== tundra ==
==> flow/design.v (excerpt) <==
module master_ahb(
  input  logic        clk_master,
  input  logic        rst_master,
  input  logic        HREADY,          
  input  logic [31:0] HRDATA,          
  input  logic [31:0] data_top,
  input  logic        write_top,       
  input  logic [3:0]  beat_length,     
  input  logic        enb,             
  input  logic [31:0] addr_top,
  input  logic        wrap_enb,        
  output logic [31:0] HADDR,
  output logic        HWRITE,
  output logic [2:0]  HSIZE,
  output logic [31:0] HWDATA,
  output logic [2:0]  HBURST,
  output logic [1:0]  HTRANS,
  output logic fifo_empty,
  output logic fifo_full
);
  typedef enum logic [2:0] {
    S_IDLE                = 3'b000,
    S_WRITE_ADDR          = 3'b001,
    S_WRITE_DATA          = 3'b010
  } state_t;
  state_t present_state, next_state;
  logic [31:0] addr_internal;
  logic [3:0]  count;         
  logic [3:0]  wr_ptr;
  logic [3:0]  rd_ptr;
  localparam int MEM_DEPTH = 16;
  logic [31:0] mem [0:MEM_DEPTH-1];
  logic next_HWRITE;
  logic [2:0] next_HSIZE;                
  logic [31:0] next_HWDATA;
  logic [2:0] next_HBURST;
  logic [1:0] next_HTRANS;
  logic [4:0] fifo_count;  
  logic push, pop;
  assign push = write_top && (fifo_count < MEM_DEPTH);
  assign pop  = (present_state == S_WRITE_DATA) && HREADY &&
                (HBURST == 3'b011 || HBURST == 3'b000) && (fifo_count > 0);
  assign fifo_empty = (fifo_count == 0);
  assign fifo_full  = (fifo_count >= MEM_DEPTH-1);  
  always_ff @(posedge clk_master or posedge rst_master) begin
    if (rst_master) begin
      wr_ptr        <= 4'd0;
      rd_ptr        <= 4'd0;
      addr_internal <= 32'h0;
      count         <= 4'd0;
  ...
clock: 3.58 ns
lec_check: 0
cap_margin: 20
core_margin: 2
core_utilization: 71
slew_margin: 20
run.sh (not shown) runs the stock make flow with config.mk's settings and CLKGATE_MAP_FILE=.
tundra went all the way through the flow, and no timing, DRC or antenna check failed.
Changes in harbor relative to tundra:
--- a/flow/config.mk
+++ b/flow/config.mk
@@ -8,4 +8,4 @@
 export CAP_MARGIN = 20
 export CORE_MARGIN = 2
-export CORE_UTILIZATION = 71
+export CORE_UTILIZATION = 61
 export SLEW_MARGIN = 20
==> flow/constraint.sdc <==
create_clock -name core_clock -period 2.59 [get_ports {clk_master}]
set_input_delay 0.5180 -clock core_clock [delete_from_list [all_inputs] [get_ports {clk_master}]]
set_output_delay 0.5180 -clock core_clock [all_outputs]
set_load 0.01 [all_outputs]
--- outcome ---
Every run in harbor and tundra closed cleanly, with the single exception of harbor. harbor finished all stages; layout check result: FAIL, due to setup timing. [compare] base=tundra new=harbor: number of fillers in the final layout up 947, standard cell core area up 6500 µm². Smallest setup slack after layout sits lower in harbor than in tundra. Routed wire in harbor totals more than in tundra. In the flow results for harbor and tundra, the clock power share is smaller on harbor. Looking only at wire length of the first global-routing pass, and setting everything else aside, the lower value of harbor and tundra goes to tundra. Measured against each other, harbor and tundra differ in floorplan core density, the lower figure coming from harbor. Worst setup slack for register-to-register paths: harbor and tundra compared, lower one is harbor. Worst hold slack on harbor is behind tundra. Looking at relative contribution of sequential cells to total power, harbor sits 0.3 points below tundra. Compared with tundra, harbor ends up with a larger final cell area.
### harbor -> quartz
--- a/flow/config.mk
+++ b/flow/config.mk
@@ -8,4 +8,5 @@
 export CAP_MARGIN = 20
 export CORE_MARGIN = 2
-export CORE_UTILIZATION = 61
+export CORE_UTILIZATION = 42
+export PLACE_DENSITY = 0.6
 export SLEW_MARGIN = 20
==> flow/constraint.sdc <==
create_clock -name core_clock -period 3.84 [get_ports {clk_master}]
set_input_delay 0.7680 -clock core_clock [delete_from_list [all_inputs] [get_ports {clk_master}]]
set_output_delay 0.7680 -clock core_clock [all_outputs]
set_load 0.01 [all_outputs]
[summary]
- quartz reached the end of the flow, and the finished layout is clean on the timing, design-rule and antenna checks.
- Compared with harbor, quartz instantiates a larger number of cells.
- quartz vs. harbor: average footprint of a synthesized cell ~0 delta; register fraction of the total cell area +1.2 points; DRC violation count after routing ~0 delta; routed wire length +about 1.9%.
- As of quartz, layout clock buffer count had risen by a little under 10% compared to harbor.
- On die area, quartz does worse than harbor.
--- input diff quartz..xenon ---
--- a/flow/config.mk
+++ b/flow/config.mk
@@ -6,7 +6,10 @@
 export NUM_CORES = 4
 export LEC_CHECK = 0
-export CAP_MARGIN = 20
+export CAP_MARGIN = 0
+export CORE_ASPECT_RATIO = 0.9
 export CORE_MARGIN = 2
-export CORE_UTILIZATION = 42
-export PLACE_DENSITY = 0.6
-export SLEW_MARGIN = 20
+export CORE_UTILIZATION = 72
+export CTS_CLUSTER_SIZE = 13
+export HOLD_SLACK_MARGIN = -0.08
+export SETUP_SLACK_MARGIN = -0.13
+export SLEW_MARGIN = 40
==> flow/constraint.sdc <==
create_clock -name core_clock -period 2.25 [get_ports {clk_master}]
set_input_delay 0.4500 -clock core_clock [delete_from_list [all_inputs] [get_ports {clk_master}]]
set_output_delay 0.4500 -clock core_clock [all_outputs]
set_load 0.01 [all_outputs]
## What came out
In xenon the implementation ran to completion but is not tape-out ready, as the final checks report setup timing.
When xenon is measured against quartz, its total design power turns out 69% higher.
quartz -> xenon: proportion of synthesized chip area in sequential cells delta 0, exact match
Via count, quartz and xenon: larger value in xenon
Wire length on met3: xenon vs quartz up 5.0 mm
Max pin count of the biggest net entering global routing across quartz and xenon: quartz
The worst-case setup slack after placement of xenon falls short of that of quartz by 950 ps.
The reported max-cap violation count of xenon and that of quartz are within noise of each other.


north:
Starting RTL as in the previous note.
## master_ahb
module master_ahb(
  input  logic        clk_master,
  input  logic        rst_master,
  input  logic        HREADY,          
  input  logic [31:0] HRDATA,          
  input  logic [31:0] data_top,
  input  logic        write_top,       
  input  logic [3:0]  beat_length,     
  input  logic        enb,             
  input  logic [31:0] addr_top,
  input  logic        wrap_enb,        
  output logic [31:0] HADDR,
  output logic        HWRITE,
  output logic [2:0]  HSIZE,
  output logic [31:0] HWDATA,
  output logic [2:0]  HBURST,
  output logic [1:0]  HTRANS,
  output logic fifo_empty,
  output logic fifo_full
);
  typedef enum logic [2:0] {
    S_IDLE                = 3'b000,
    S_WRITE_ADDR          = 3'b001,
    S_WRITE_DATA          = 3'b010
  } state_t;
  state_t present_state, next_state;
  logic [31:0] addr_internal;
  logic [3:0]  count;         
  logic [3:0]  wr_ptr;
  logic [3:0]  rd_ptr;
  localparam int MEM_DEPTH = 16;
  logic [31:0] mem [0:MEM_DEPTH-1];
  logic next_HWRITE;
  logic [2:0] next_HSIZE;                
  logic [31:0] next_HWDATA;
  logic [2:0] next_HBURST;
  logic [1:0] next_HTRANS;
  logic [4:0] fifo_count;  
  logic push, pop;
  assign push = write_top && (fifo_count < MEM_DEPTH);
  assign pop  = (present_state == S_WRITE_DATA) && HREADY &&
                (HBURST == 3'b011 || HBURST == 3'b000) && (fifo_count > 0);
  assign fifo_empty = (fifo_count == 0);
  assign fifo_full  = (fifo_count >= MEM_DEPTH-1);  
  always_ff @(posedge clk_master or posedge rst_master) begin
    if (rst_master) begin
      wr_ptr        <= 4'd0;
      rd_ptr        <= 4'd0;
      addr_internal <= 32'h0;
      count         <= 4'd0;
      present_state <= S_IDLE;
      HWRITE        <= 1'b0;
      HSIZE         <= 3'b010;
      HWDATA        <= 32'h0;
      HBURST        <= 3'b000;
      HTRANS        <= 2'b00;
      fifo_count    <= 5'd0;
      for (int i = 0; i < MEM_DEPTH; i = i + 1) mem[i] <= 32'h0;
    end else begin
      if (push) begin
        mem[wr_ptr] <= data_top;
  ...
make LEC_CHECK=0 CAP_MARGIN=30 CORE_MARGIN=2 CORE_UTILIZATION=59 CTS_CLUSTER_DIAMETER=160 CTS_CLUSTER_SIZE=24 GPL_ROUTABILITY_DRIVEN=0 MAX_ROUTING_LAYER=met4 MIN_ROUTING_LAYER=met1 SETUP_SLACK_MARGIN=-0.01 SLEW_MARGIN=20 TNS_END_PERCENT=40 finish   # period 3.31 ns
Input-level comparison between south and north:
- CTS_CLUSTER_DIAMETER removed (was 160)
- MIN_ROUTING_LAYER removed (was met1)
- SETUP_SLACK_MARGIN removed (was -0.01)
- CTS_CLUSTER_SIZE removed (was 24)
- TNS_END_PERCENT removed (was 40)
- CAP_MARGIN changed from 30 to 20
- CORE_UTILIZATION changed from 59 to 40
- ABC_AREA newly set to 1
- MAX_ROUTING_LAYER removed (was met4)
- the clock period (ns, I/O delays scaled along) changed from 3.31 to 5.0
## What came out
- south: PASS, flow complete, no timing, DRC or antenna violations
- Compared with north, south shows a lower clock latency reported for the late side of the worst-skew pair.
- [compare] base=north new=south: non-clock buffer count down 78; global routing met3 resource utilization down 0.29 points; final worst hold slack up 0.083 ns; clock skew down 0.0096 ns; basic-gate share of the synthesized area counting and, or, nand and nor cells up 17 points.
Input changes introduced in east (baseline for comparison: south):
- an added PLACE_DENSITY of 0.6
- a deleted ABC_AREA that had been 1
- a deleted GPL_ROUTABILITY_DRIVEN that had been 0
- a change of the clock period (ns, I/O delays scaled along) from 5.0 to 3.84
east did not stop at any stage, and its layout met the timing, design-rule and antenna checks. east reports a higher actual slew at the worst max-slew pin than south does. Compared with south, in east total design power grew by about 8%; final non-filler cell area shrank by 1.4%. Between east and south, it is east whose post-route fraction of the period consumed by the critical path is higher, by 13 points. Combinational power for east: about 30% down relative to south. STATUS setup slack: east loses against south.
Input-level comparison between west and east:
- an added TNS_END_PERCENT of 100
- an added MAX_ROUTING_LAYER of met5
- a change of SLEW_MARGIN from 20 to 30
- an added SETUP_SLACK_MARGIN of -0.15
- a change of CORE_UTILIZATION from 40 to 71
- an added CELL_PAD_IN_SITES_DETAIL_PLACEMENT of 0
- an added CTS_CLUSTER_SIZE of 13
- a deleted PLACE_DENSITY that had been 0.6
- a change of the clock period (ns, I/O delays scaled along) from 3.84 to 2.39
==> results <==
Of east and west, only east finishes the flow clean. [west vs east] pin slew with the least headroom to its limit: lower in west. Sort east and west by total negative setup slack asc -> top: west. west — initial cell density of the core 32 points higher, east as reference. west ended up with sky130_fd_sc_hd__or4_4 as its cell type of the slowest stage on the worst timing path; east ended up with sky130_fd_sc_hd__clkdlybuf4s50_1. Taking east as the reference, in west setup slack saw a decrease; first-iteration DRC count higher; fraction of area in registers -1.3 points; area growth from synthesis to layout now larger; area of the die down 30000 um^2. Comparing east and west, the higher hold slack was measured on east. Compared west vs east, and post-route met1 wirelength is down in west.
Power and IR drop assume default switching activity.
